job 3193:
Design div_iter, start of the top module:
module div_iter (
  input div_clk,
  input resetn,
  input div,
  input div_signed,
  input [31:0] x,
  input [31:0] y,
  output [31:0]s,
  output [31:0] r,
  output reg complete
  );
  wire s_sign;
  wire r_sign;
  wire [31:0] x_abs;
  wire [31:0] y_abs;
  assign s_sign = div_signed ? (x[31] ^ y[31]) : 1'b0;
  assign r_sign = div_signed ? x[31] : 1'b0;
  assign x_abs  = div_signed ? (x[31] ? ~x + 32'd1 : x) : x;
  assign y_abs  = div_signed ? (y[31] ? ~y + 32'd1 : y) : y;
  wire [63:0] op_x_tmp;
  wire [32:0] op_x_high;
  wire        op_x_update;
  wire [32:0] sub_res;
  wire [31:0] r_tmp;
  wire [31:0] s_tmp1;
  reg  [63:0] op_x;
  reg  [32:0] op_y;
  reg  [5:0]  count;
  reg  [31:0] s_tmp;
  always @ ( posedge div_clk )
  begin
    if(!resetn)
    begin
      complete <= 1'b0;
      count    <= 6'd0;
      s_tmp    <= 32'd0;
    end
    else if(div&&!complete)
    begin
      if(count == 6'd0)
      begin
        op_x <= {32'd0,x_abs};
        op_y <= {1'b0,y_abs};
      end
      else if(op_x_update)
      begin
        op_x <= {sub_res,op_x_tmp[30:0]};
      end
      else if(!op_x_update)
        op_x <= op_x_tmp;
      count <= count == 6'd32 ? 6'd0 : count + 6'd1;
      complete <= count == 6'd32 ? 1'b1 : complete;
      s_tmp <= {s_tmp1[31:1],op_x_update};
    end
    else if(complete)
      complete <= 1'b0;
  end
assign s_tmp1 = (count == 6'd0) ? s_tmp : s_tmp << 1;
assign op_x_tmp = (count == 6'd0 || count == 6'd1) ? op_x : op_x << 1;
assign op_x_high = op_x_tmp[63:31];
  ...
Size: about 1800 cells after synthesis, roughly 130 I/O pins, about 0.012 mm2 of cells after synthesis.
clock: 2.09 ns
lec_check: 0
abc_area: 1
cap_margin: 15
cell_pad_in_sites_global_placement: 0
core_aspect_ratio: 1.23
core_margin: 2
core_utilization: 72
cts_cluster_size: 72
gpl_routability_driven: 0
gpl_timing_driven: 1
hold_slack_margin: 0.13
place_density_lb_addon: 0.0
setup_slack_margin: 0.59
slew_margin: 20
tns_end_percent: 40
run.sh (not shown) runs the stock make flow with config.mk's settings and CLKGATE_MAP_FILE=.
As the logs show, job 3193 stopped at detailed placement after a tool error, so it never reached the end of the flow.
Setup changes, job 3193 to job 9019
Settings: a change of CAP_MARGIN from 15 to 20; a change of CORE_UTILIZATION from 72 to 69; a change of CTS_CLUSTER_SIZE from 72 to 80; a change of PLACE_DENSITY_LB_ADDON from 0.0 to 0.19; a deleted SETUP_SLACK_MARGIN that had been 0.59; an added CTS_CLUSTER_DIAMETER of 201; a change of the clock period (ns, I/O delays scaled along) from 2.09 to 3.61.
Results
- Comparing job 9019 with job 3193, the cell area after technology mapping came out essentially unchanged.
- [compare] base=job 3193 new=job 9019: xor/xnor share of the synthesized area barely changed; total cell area reported by yosys after synthesis barely changed.
- Area of the placeable core: job 9019 worse than job 3193
- Job 9019 vs job 3193: die outline area up by a few percent
- Job 9019 vs job 3193: horizontal die dimension up
- Job 9019: flow complete, layout not clean; failing: setup timing
- Going from job 3193 to job 9019, height of the chip increased 3.0 um, pre-placement core utilization decreased 3.1 points.
### job 9019 -> job 955
Settings: clearing TNS_END_PERCENT, which used to be 40; swapping 69 for 40 in CORE_UTILIZATION; clearing HOLD_SLACK_MARGIN, which used to be 0.13; clearing PLACE_DENSITY_LB_ADDON, which used to be 0.19; clearing ABC_AREA, which used to be 1; clearing CELL_PAD_IN_SITES_GLOBAL_PLACEMENT, which used to be 0; clearing CORE_ASPECT_RATIO, which used to be 1.23; clearing GPL_ROUTABILITY_DRIVEN, which used to be 0; clearing GPL_TIMING_DRIVEN, which used to be 1; clearing CTS_CLUSTER_SIZE, which used to be 80; clearing CTS_CLUSTER_DIAMETER, which used to be 201; swapping 3.61 for 4.72 in the clock period (ns, I/O delays scaled along).
Results
- Job 955 completed; timing, DRC and antenna clean
- Job 955 vs. job 9019: via count saw a decrease; clock latency reported for the late side of the worst-skew pair saw little to no change; power saw a decrease; inverter count of the layout excluding clock inverters saw a decrease.
- Post-cts sizing count: job 955 vs job 9019 down 10
- Compared with job 9019, job 955 shows period utilization lower by 6.8 points.
- Looking at termination of the worst setup path, the op_x[31] result is from job 955; the op_x[50] one comes from job 9019.
- The final sequential cell count was comparable across job 9019 and job 955.
- Met3 usage: lower on job 955
- Required time at the worst-slack endpoint: job 955 vs job 9019 up 1.13 ns
For job 8117, these inputs were changed with respect to job 955:
Settings: putting PLACE_DENSITY at 0.82 where nothing was set; putting CTS_CLUSTER_SIZE at 36 where nothing was set; swapping 40 for 72 in CORE_UTILIZATION; swapping 4.72 for 3.99 in the clock period (ns, I/O delays scaled along).
--- outcome ---
- Status(job 8117) = ERROR, stage = global routing
- Compared job 8117 vs job 955, and final RePlAce weighted congestion is up in job 8117.
- Comparing job 8117 against job 955, there is no change at all in area reported by Yosys stat.
- Re total cell area at the placement stage: job 8117 and job 955 aren't equal, and the higher value belongs to job 8117.
- Looking at area of the chip across job 8117 and job 955, the one that comes out lower is job 8117.
- Job 955 -> job 8117: fraction of registers with async set or reset after synthesis delta 0, exact match
- Delta (job 8117 minus job 955): number of cells in the design after placement now sits lower; total half-perimeter wirelength after legalization and detailed placement moved up.
- Diff job 955..job 8117 | clock sink total | unchanged
- Status: quantity of hold-fixing buffers added after cts parity (job 8117, job 955)
- Of job 8117 and job 955, the run reporting the higher count of standard-cell rows was job 955.

* * *

== oak ==
div_iter again, from the RTL that the note above started with.
## div_iter
module div_iter (
  input div_clk,
  input resetn,
  input div,
  input div_signed,
  input [31:0] x,
  input [31:0] y,
  output [31:0]s,
  output [31:0] r,
  output reg complete
  );
  wire s_sign;
  wire r_sign;
  wire [31:0] x_abs;
  wire [31:0] y_abs;
  assign s_sign = div_signed ? (x[31] ^ y[31]) : 1'b0;
  assign r_sign = div_signed ? x[31] : 1'b0;
  assign x_abs  = div_signed ? (x[31] ? ~x + 32'd1 : x) : x;
  assign y_abs  = div_signed ? (y[31] ? ~y + 32'd1 : y) : y;
  wire [63:0] op_x_tmp;
  wire [32:0] op_x_high;
  wire        op_x_update;
  wire [32:0] sub_res;
  wire [31:0] r_tmp;
  wire [31:0] s_tmp1;
  reg  [63:0] op_x;
  reg  [32:0] op_y;
  reg  [5:0]  count;
  reg  [31:0] s_tmp;
  always @ ( posedge div_clk )
  begin
    if(!resetn)
    begin
      complete <= 1'b0;
      count    <= 6'd0;
      s_tmp    <= 32'd0;
    end
    else if(div&&!complete)
    begin
      if(count == 6'd0)
      begin
  ...
export LEC_CHECK = 0
export CAP_MARGIN = 15
export CORE_MARGIN = 2
export CORE_UTILIZATION = 72
export CTS_CLUSTER_SIZE = 42
export SETUP_SLACK_MARGIN = 0.23
export SLEW_MARGIN = 20
create_clock -name core_clock -period 1.68 [get_ports {div_clk}]
oak: it failed with a tool error in detailed placement (3_5_place_dp), so there are no final results.
For pine, these inputs were changed with respect to oak:
Settings: CORE_UTILIZATION: 72 -> 58; CTS_CLUSTER_SIZE: 42 -> unset; SETUP_SLACK_MARGIN: 0.23 -> unset; CAP_MARGIN: 15 -> 20; the clock period (ns, I/O delays scaled along): 1.68 -> 2.62.
## What came out
Final checks on pine, whose flow otherwise completed, came back failing, citing setup timing.
Of pine and oak, the higher number of core rows belongs to pine.
Compared with oak, in pine height of the die climbed 14 um; total of buffers placed on input and output ports barely changed; pre-placement core utilization dropped 15 points.
Changes in birch relative to pine:
Settings: setting PLACE_DENSITY to 0.92 for the first time; changing CORE_UTILIZATION from 58 to 72; changing the clock period (ns, I/O delays scaled along) from 2.62 to 4.4.
Results
- birch: all stages done; final checks FAILED (setup timing).
- Final instance count without filler cells went down by more than 10% going from pine to birch.
- For the area growth from synthesis to final layout, birch came in 36 points lower than pine did.
- Relative to pine, the maximum frequency measured on birch has decreased by a few percent.
- The lower number of fillers in the final layout of birch and pine is in pine.
- Between pine and birch, static leakage power decreased.
- Core utilization: birch lower than pine
- Critical path depth ended up 1 lower on birch than on pine.
- Per the comparison of birch with pine, fraction of cell area in non-clock buffers dropped 11 points; overall die area has decreased.
- Compared with pine, birch shows a routed wire length that is about 35% lower.
Input changes introduced in maple (baseline for comparison: birch):
Settings: setting CTS_CLUSTER_DIAMETER to 205 for the first time; changing PLACE_DENSITY from 0.92 to 0.81; setting ABC_AREA to 1 for the first time.
Findings:
- Looking at the reports, maple completed the entire flow and the layout it produced met the timing, DRC and antenna checks.
- Shortest clock period the worst path allows after layout, birch and maple: larger value in birch
- Diff birch and maple: length of routed met2 wiring lower in maple
- The run with more setup slack is maple; birch has less.
- Cmp maple vs birch: total power of the final layout higher in maple
- Routed wire length went down by more than 10% going from birch to maple.
- In maple, the portion of total power attributed to the clock network came out 1.7 points below the value in birch.
- NOTE non-clock buffer count birch->maple decreased by more than 10%
- Diff birch -> maple: relative area change from synthesis to final layout dropped 7.1 points; xor/xnor cell area share of the yosys netlist dropped 3.6 points; yosys stat cell total climbed 516.
- For synthesized net count, dividing the value from birch by the value from maple gives 0.72.

* * *

== JK ==
The RTL this note starts from:
==> flow/design.v <==
`timescale 1ns / 1ps
module div_iter (
  input div_clk,
  input resetn,
  input div,
  input div_signed,
  input [31:0] x,
  input [31:0] y,
  output [31:0]s,
  output [31:0] r,
  output reg complete
  );
  wire s_sign;
  wire r_sign;
  wire [31:0] x_abs;
  wire [31:0] y_abs;
  assign s_sign = div_signed ? (x[31] ^ y[31]) : 1'b0;
  assign r_sign = div_signed ? x[31] : 1'b0;
  assign x_abs  = div_signed ? (x[31] ? ~x + 32'd1 : x) : x;
  assign y_abs  = div_signed ? (y[31] ? ~y + 32'd1 : y) : y;
  wire [63:0] op_x_tmp;
  wire [32:0] op_x_high;
  wire        op_x_update;
  wire [32:0] sub_res;
  wire [31:0] r_tmp;
  wire [31:0] s_tmp1;
  reg  [63:0] op_x;
  reg  [32:0] op_y;
  reg  [5:0]  count;
  reg  [31:0] s_tmp;
  always @ ( posedge div_clk )
  begin
    if(!resetn)
    begin
      complete <= 1'b0;
      count    <= 6'd0;
      s_tmp    <= 32'd0;
    end
    else if(div&&!complete)
    begin
      if(count == 6'd0)
      begin
        op_x <= {32'd0,x_abs};
        op_y <= {1'b0,y_abs};
      end
      else if(op_x_update)
      begin
        op_x <= {sub_res,op_x_tmp[30:0]};
      end
      else if(!op_x_update)
        op_x <= op_x_tmp;
      count <= count == 6'd32 ? 6'd0 : count + 6'd1;
      complete <= count == 6'd32 ? 1'b1 : complete;
      s_tmp <= {s_tmp1[31:1],op_x_update};
    end
    else if(complete)
      complete <= 1'b0;
  end
assign s_tmp1 = (count == 6'd0) ? s_tmp : s_tmp << 1;
assign op_x_tmp = (count == 6'd0 || count == 6'd1) ? op_x : op_x << 1;
assign op_x_high = op_x_tmp[63:31];
assign sub_res = op_x_high + ~op_y + 1;
assign op_x_update = ~sub_res[32];
assign r_tmp = complete ? op_x[62:31] : 32'd0;
assign s = div_signed ? (s_sign ? ~s_tmp + 32'd1 : s_tmp) : s_tmp;
assign r = div_signed ? (r_sign ? ~r_tmp + 32'd1 : r_tmp) : r_tmp;
endmodule  
clock: 2.09 ns
lec_check: 0
abc_area: 1
cap_margin: 20
cell_pad_in_sites_global_placement: 0
core_aspect_ratio: 1.23
core_margin: 2
core_utilization: 72
cts_cluster_size: 72
gpl_routability_driven: 0
gpl_timing_driven: 1
hold_slack_margin: 0.13
place_density_lb_addon: 0.0
setup_slack_margin: 0.56
slew_margin: 20
tns_end_percent: 40
For JK, the flow was terminated by a tool error in 3_5_place_dp and produced no final design.
Changes in MS relative to JK:
Settings: CTS_CLUSTER_DIAMETER: unset -> 238; ABC_AREA: 1 -> 0; CORE_MARGIN: 2 -> 8; CORE_UTILIZATION: 72 -> 45; PLACE_DENSITY_LB_ADDON: 0.0 -> unset; CTS_CLUSTER_SIZE: 72 -> 80; PLACE_DENSITY: unset -> 0.39; the clock period (ns, I/O delays scaled along): 2.09 -> 4.04.
Notes after the runs:
MS: full flow OK, the timing, DRC and antenna checks passed
MS vs. JK: cell area after synthesis went down by 11%, chip area in the Yosys report went down by about 11%.
Taking JK as the reference point, the instance tally after logic synthesis of MS falls by 516.
The lower area fraction in mux cells came out of JK.
Die size ends up higher on MS.
Sort JK and MS by cell count in the Yosys report asc -> top: MS
--- input diff MS..AL ---
Settings: clearing GPL_TIMING_DRIVEN, which used to be 1; clearing PLACE_DENSITY, which used to be 0.39; clearing CTS_CLUSTER_DIAMETER, which used to be 238; clearing CTS_CLUSTER_SIZE, which used to be 80; clearing HOLD_SLACK_MARGIN, which used to be 0.13; swapping 8 for 2 in CORE_MARGIN; clearing SETUP_SLACK_MARGIN, which used to be 0.56; clearing TNS_END_PERCENT, which used to be 40; swapping 45 for 40 in CORE_UTILIZATION; clearing CORE_ASPECT_RATIO, which used to be 1.23; clearing GPL_ROUTABILITY_DRIVEN, which used to be 0; clearing ABC_AREA, which used to be 0; clearing CELL_PAD_IN_SITES_GLOBAL_PLACEMENT, which used to be 0; swapping 4.04 for 5.0 in the clock period (ns, I/O delays scaled along).
[summary]
- Run comparison: MS group drawing the most power combinational cells; AL group drawing the most power registers
- Changes observed in AL relative to MS: portion of total power attributed to the clock network climbed 2.6 points, power dropped 26%.
- Looking at final instance area across both flows, AL is the stronger of the two, with MS trailing.
- Delta (AL minus MS): highest attainable clock frequency shows a reduction of about 15%, combinational group share of total power shows a reduction of 5.4 points.
Changes in TR relative to AL:
Settings: CTS_CLUSTER_SIZE now 36, previously not set; CORE_UTILIZATION now 68, was 40; the clock period (ns, I/O delays scaled along) now 4.13, was 5.0.
## What came out
AL finished end to end and its layout was clean on timing, DRC and antenna.
From the logs: TR reached the end of the flow and failed the layout checks with setup timing.
| power | TR vs AL | worse |
AL vs TR, start point of the critical path: count[0]$_SDFFE_PN0P_ vs op_x[35]$_SDFFCE_PP0P_
As far as number of buffers created by CTS goes, TR and AL are indistinguishable; the numbers are identical.
Compared with AL, in TR die area down about 40%, layout buffer count excluding clock buffers grew by 73, wire length on met3 increased by 120% relative to the old numbers, relative max-transition margin saw an increase, area used by sequential logic in the layout flat.
Compared TR vs AL, and design area is up in TR.
Re final worst hold slack: AL and TR aren't equal, and the higher value belongs to AL.
What PW does differently from TR at the input level:
Settings: PLACE_DENSITY newly set to 0.38; ABC_AREA newly set to 1; CORE_UTILIZATION changed from 68 to 72; CTS_CLUSTER_SIZE changed from 36 to 95; CTS_CLUSTER_DIAMETER newly set to 373; the clock period (ns, I/O delays scaled along) changed from 4.13 to 1.71.
[summary]
In PW the die height turned out about 3% higher than in TR.
PW vs TR, average cell area after synthesis went down by 20%.
For the post-synthesis simple-gate area fraction, PW came in 13 points higher than TR did.
Measured against PW, the cell area after synthesis of TR comes out at 0.885 times the reference value.
Delta (PW minus TR): overall die width shows an increase of about 3%, number of different library cells in the post-synthesis netlist shows a reduction of 11, yosys synthesis chip area shows an increase of 1300 µm².
Summary — area enclosed by the die boundary, PW relative to TR: higher, by 6.5%.
PW never completed; the flow aborted with a tool error in 3_5_place_dp.
Power and IR drop assume default switching activity.
